==> try-violet: inputs <==
// ARM
module ARM(
    input clk,
    input rst,
    output [31:0] imem_addr,
    input [31:0] imem_data,
    output [31:0] dmem_addr,
    output [31:0] dmem_wdata,
    output dmem_we,
    input [31:0] dmem_rdata
);
Settings: LEC_CHECK=0, CAP_MARGIN=20, CORE_MARGIN=2, CORE_UTILIZATION=58, SLEW_MARGIN=20; clock period 7.55 ns.
run.sh (not shown) runs the stock make flow with config.mk's settings and CLKGATE_MAP_FILE=.
==> try-yarrow (differences from try-violet) <==
--- a/flow/config.mk
+++ b/flow/config.mk
@@ -9,3 +9,5 @@
 export CORE_MARGIN = 2
-export CORE_UTILIZATION = 58
+export CORE_UTILIZATION = 63
+export CTS_CLUSTER_DIAMETER = 45
+export SETUP_SLACK_MARGIN = 2.1
 export SLEW_MARGIN = 20
==> try-delta (differences from try-violet) <==
--- a/flow/config.mk
+++ b/flow/config.mk
@@ -9,3 +9,4 @@
 export CORE_MARGIN = 2
-export CORE_UTILIZATION = 58
+export CORE_UTILIZATION = 56
+export SETUP_SLACK_MARGIN = 1.68
 export SLEW_MARGIN = 20
==> flow/constraint.sdc (replaced) <==
create_clock -name core_clock -period 6.28 [get_ports {clk}]
set_input_delay 1.2560 -clock core_clock [delete_from_list [all_inputs] [get_ports {clk}]]
set_output_delay 1.2560 -clock core_clock [all_outputs]
set_load 0.01 [all_outputs]
==> try-onyx (differences from try-violet) <==
--- a/flow/config.mk
+++ b/flow/config.mk
@@ -9,3 +9,3 @@
 export CORE_MARGIN = 2
-export CORE_UTILIZATION = 58
+export CORE_UTILIZATION = 59
 export SLEW_MARGIN = 20
==> flow/constraint.sdc (replaced) <==
create_clock -name core_clock -period 10.4 [get_ports {clk}]
set_input_delay 2.0800 -clock core_clock [delete_from_list [all_inputs] [get_ports {clk}]]
set_output_delay 2.0800 -clock core_clock [all_outputs]
set_load 0.01 [all_outputs]
==> summary of the runs <==
- try-delta produced a layout that fails on negative setup slack. try-onyx passed the timing, design-rule and antenna checks. try-yarrow did not get past global routing (5_1_grt). try-violet finished but failed the layout checks on negative setup slack.
- In try-delta the worst setup slack is worse than in try-violet, by 1.3 ns.
- Between try-delta and try-onyx, the lower critical path depth is in try-onyx (gap 10).
- In synthesized cell count, try-yarrow and try-onyx do not differ.
- In sequential cell count, try-violet and try-onyx do not differ.
- The highest hold slack belongs to try-onyx, the lowest to try-delta.
- Fmax is about the same in try-violet and try-delta.
==> figures <==
| item | try-delta | try-yarrow | try-violet | try-onyx |
|---|---|---|---|---|
| Final count of hold timing violations | 0 | - | 0 | 0 |
| Setup tns final | -32.35 ns | - | -8.20 ns | 0 ns |
| Count of standard-cell rows | 116 | 109 | 114 | 113 |
| Hold slack | 0.383 ns | - | 0.393 ns | 0.396 ns |
| Highest clock frequency the design can meet | 122 MHz | - | 122 MHz | 98.9 MHz |
| CTS buffer count | 92 | 96 | 91 | 91 |
| Final Instance Area | 74100 µm² | - | 71300 µm² | 62700 µm² |
| Largest stage delay, worst path | 0.59 ns | - | 0.52 ns | 0.97 ns |
| Share of final layout cell area taken by clock buffers and inverters | 4.18% | - | 4.44% | 4.87% |
| Worst Hold Class | flip-flop to flip-flop | - | flip-flop to flip-flop | flip-flop to flip-flop |
| Outcome | complete, but fails checks | aborted with a tool error | complete, but fails checks | timing/DRC/antenna clean |
| Stage where the flow stopped | - | global routing (5_1_grt) | - | - |
| Layout check failures | negative setup slack | - | negative setup slack | - |
| Reg2Reg Launch Point | inst_decode_reg.shift_operand[7] | - | inst_decode_reg.shift_operand[5] | inst_decode_reg.shift_operand[8] |
| Post-CTS setup buffer count | 67 | 48 | 55 | 0 |
| Worst path slowest cell | sky130_fd_sc_hd__or4_4 | - | sky130_fd_sc_hd__or3b_2 | sky130_fd_sc_hd__dfrtp_4 |
| Worst-case hold path end point | mem_reg.alu_result[17] | - | mem_reg.alu_result[21] | mem_reg.alu_result[6] |
| Reg clk slew, reported paths | 0.06 ns | - | 0.06 ns | 0.07 ns |
| Clock buffer count | 141 | - | 130 | 125 |
| RR Endpoint | inst_decode_reg.exe_cmd[2] | - | inst_decode_reg.exe_cmd[3] | inst_decode_reg.mem_w_en |
| Critical Path Source | inst_decode_reg.shift_operand[7] | - | inst_decode_reg.shift_operand[5] | inst_decode_reg.shift_operand[8] |
